==> job 5532 <==
==> flow/design.v (excerpt) <==
module ted
(
	input         clk,				 
	input         reset,
	input  [15:0] addr_in,
	output [15:0] addr_out,
	input   [7:0] data_in,
	output  [7:0] data_out,
	input         rw,
	output        cpuclk,			 
	output  [6:0] color,				 
	output        csync,
	output reg    hsync,
	output reg    vsync,
	output reg    hblank,
	output reg    vblank_out,
	input         wide,
	output        ce_pix,
	output        irq,
	output        ba,
	output reg    cs_io,
	output reg    cs_ram,
	output reg    cs0,
	output reg    cs1,
	output reg    aec,
	output  [4:0] snd,
	output        pal,
	input   [7:0] k,
	input   [1:0] tvmode,
	output        cpuenable			 
);
make LEC_CHECK=0 CAP_MARGIN=15 CORE_ASPECT_RATIO=0.56 CORE_MARGIN=2 CORE_UTILIZATION=50 CTS_CLUSTER_SIZE=43 PLACE_DENSITY_LB_ADDON=0.13 SLEW_MARGIN=20 finish   # period 9.66 ns
run.sh (not shown) runs the stock make flow with config.mk's settings and CLKGATE_MAP_FILE=.
==> job 9008 (differences from job 5532) <==
- CAP_MARGIN: 15 -> 20
- CORE_ASPECT_RATIO: 0.56 -> not set
- CORE_UTILIZATION: 50 -> 59
- CTS_CLUSTER_SIZE: 43 -> not set
- PLACE_DENSITY_LB_ADDON: 0.13 -> not set
==> flow/constraint.sdc (replaced) <==
create_clock -name core_clock -period 5.27 [get_ports {clk}]
set_input_delay 1.0540 -clock core_clock [delete_from_list [all_inputs] [get_ports {clk}]]
set_output_delay 1.0540 -clock core_clock [all_outputs]
set_load 0.01 [all_outputs]
==> job 3220 (differences from job 5532) <==
- CAP_MARGIN: 15 -> 40
- CELL_PAD_IN_SITES_DETAIL_PLACEMENT: not set -> 2
- CORE_ASPECT_RATIO: 0.56 -> not set
- CORE_UTILIZATION: 50 -> 61
- CTS_CLUSTER_DIAMETER: not set -> 358
- CTS_CLUSTER_SIZE: 43 -> not set
- GPL_ROUTABILITY_DRIVEN: not set -> 1
- MAX_ROUTING_LAYER: not set -> met5
- PLACE_DENSITY: not set -> 0.45
- PLACE_DENSITY_LB_ADDON: 0.13 -> not set
- SETUP_SLACK_MARGIN: not set -> 0.85
==> flow/constraint.sdc (replaced) <==
create_clock -name core_clock -period 6.91 [get_ports {clk}]
set_input_delay 1.3820 -clock core_clock [delete_from_list [all_inputs] [get_ports {clk}]]
set_output_delay 1.3820 -clock core_clock [all_outputs]
set_load 0.01 [all_outputs]
==> comparison <==
- Job 5532 produced a clean layout. Job 9008 ran to the end with no violations. Job 3220 never finished: it broke off in detailed placement (3_5_place_dp), error DPL-0033.
- Between job 9008 and job 5532, the lower final area is in job 5532 (gap 0.60%, measured against job 5532).
- Critical path depth: job 9008 is higher than job 5532 (5).
- Between job 9008 and job 5532, the lower via count is in job 9008 (gap about 0.8%, measured against job 5532).
- Between job 5532 and job 9008, the lower sequential power is in job 5532 (gap about 45%, measured against job 9008).
- Sequential share of layout area: job 9008 is lower than job 5532 (0.25 points).
==> figures <==
Result of the run: job 3220 stopped before the end; job 5532 complete, no violations; job 9008 complete, no violations
Last stage reached: job 3220 detailed placement (3_5_place_dp); job 5532 -; job 9008 -
Final weighted congestion of routability-driven global placement: job 3220 1.09; job 5532 1.04; job 9008 1.04
Area-dominant class: job 3220 -; job 5532 combinational gates; job 9008 combinational gates
Post-CTS setup repair buffer count: job 3220 -; job 5532 0; job 9008 0
Global routing usage on met1: job 3220 -; job 5532 50.6%; job 9008 45.7%
Lkg Pwr: job 3220 -; job 5532 0.0187 µW; job 9008 0.0191 µW
Quantity of hold-fixing buffers added after cts: job 3220 -; job 5532 0; job 9008 0
Largest incremental delay on the critical path: job 3220 -; job 5532 690 ps; job 9008 550 ps
Core Footprint: job 3220 83,600 µm²; job 5532 101,000 µm²; job 9008 86,600 µm²
Top layer reached by signal wires: job 3220 -; job 5532 met5; job 9008 met5
Starting density of the core: job 3220 61.6%; job 5532 50.8%; job 9008 59.4%

---

==> job 9636: inputs <==
Starting RTL as in the previous note.
Settings: LEC_CHECK=0, CAP_MARGIN=20, CORE_MARGIN=2, CORE_UTILIZATION=72, CTS_CLUSTER_DIAMETER=354, CTS_CLUSTER_SIZE=22, PLACE_DENSITY_LB_ADDON=0.0, SLEW_MARGIN=20; clock period 6.13 ns.
==> job 1335 (differences from job 9636) <==
==> flow/config.mk (replaced) <==
export PLATFORM = sky130hd
export DESIGN_NAME = ted
export DESIGN_NICKNAME = ted
export VERILOG_FILES = /design/flow/design.v
export SDC_FILE = /design/flow/constraint.sdc
export NUM_CORES = 4
export LEC_CHECK = 0
export ABC_AREA = 1
export CAP_MARGIN = 20
export CORE_MARGIN = 2
export CORE_UTILIZATION = 72
export CTS_CLUSTER_SIZE = 98
export PLACE_DENSITY = 0.39
export SLEW_MARGIN = 20
==> flow/constraint.sdc (replaced) <==
create_clock -name core_clock -period 3.31 [get_ports {clk}]
set_input_delay 0.6620 -clock core_clock [delete_from_list [all_inputs] [get_ports {clk}]]
set_output_delay 0.6620 -clock core_clock [all_outputs]
set_load 0.01 [all_outputs]
==> job 4623 (differences from job 9636) <==
==> flow/config.mk (replaced) <==
export PLATFORM = sky130hd
export DESIGN_NAME = ted
export DESIGN_NICKNAME = ted
export VERILOG_FILES = /design/flow/design.v
export SDC_FILE = /design/flow/constraint.sdc
export NUM_CORES = 4
export LEC_CHECK = 0
export CAP_MARGIN = 0
export CORE_MARGIN = 2
export CORE_UTILIZATION = 72
export CTS_CLUSTER_DIAMETER = 33
export CTS_CLUSTER_SIZE = 45
export PLACE_DENSITY = 0.64
export SETUP_SLACK_MARGIN = 0.66
export SLEW_MARGIN = 20
export TNS_END_PERCENT = 10
==> flow/constraint.sdc (replaced) <==
create_clock -name core_clock -period 3.35 [get_ports {clk}]
set_input_delay 0.6700 -clock core_clock [delete_from_list [all_inputs] [get_ports {clk}]]
set_output_delay 0.6700 -clock core_clock [all_outputs]
set_load 0.01 [all_outputs]
==> notes <==
Job 1335 passed the timing, DRC and antenna checks. Job 9636 ran to the end with no violations. Job 4623 produced a layout that fails on setup timing. Combinational power: job 9636 < job 4623 < job 1335. Between job 4623 and job 9636, the lower register-to-register slack is in job 4623 (gap 2.3 ns). Between job 9636 and job 1335, the lower clock power is in job 9636 (gap 70%, measured against job 1335). Wire length, highest first: job 4623, job 1335, job 9636. Of job 4623 and job 1335, job 4623 has the higher count of clock-buffer cells in the layout (gap 38). Against job 9636, the via count of job 4623 is higher by about 22%. Sequential share of layout area: job 4623 < job 1335 < job 9636. Global-route usage: job 9636 < job 1335 < job 4623. The total power of job 4623 is 2.7 times that of job 9636. Synthesized area: job 1335 is smaller than job 4623 (about 0.27%).
==> figures <==
quantity	job 9636	job 4623	job 1335
Via count of the first global-routing pass	42.5k	53.0k	49.5k
Total routing usage reported by global routing	39.7%	53.9%	47.7%
Leakage power total	17.6 nW	20.9 nW	22.9 nW
Resized Gates After CTS	0	83	12
Classification of the worst setup path	reg -> out	reg -> reg	in -> out
Worst Reg-to-Reg Cells	8	10	13
Count of buffer and inverter cells on the critical path	2	5	3
WP data required	4.90 ns	3.96 ns	2.65 ns
Met2 layer wire length in the routed design	68.3 mm	92.1 mm	80.9 mm
Floorplan row count	98	98	97
Met1 Routed Length	59.1 mm	69.6 mm	64.6 mm
Number of fillers in the final layout	5,200	3,262	4,149
Status	no timing/DRC/antenna violations	complete, but fails checks	no timing/DRC/antenna violations
Layout check failures	-	setup timing	-
Comb group	416 µW	906 µW	1.07 mW
Worst path setup slack after routing	1.66 ns	-0.101 ns	0.0443 ns
First-pass GRT wire length	235 mm	310 mm	276 mm
Buffer count from post-CTS setup fixing	0	20	1
Reg-to-reg critical path startpoint	phicounter[0]$_SDFF_PP0_	phicounter[1]$_SDFF_PP0_	phicounter[0]$_SDFF_PP0_
Kind of end point of the critical path	output port	register	output port
Slack of the worst reg-to-reg path	2.20 ns	-0.10 ns	0.19 ns
Final routed wire length divided by cell count	20.9 µm	28.5 µm	22.1 µm
No activity file was given, so power comes from the tool's default toggle rates.
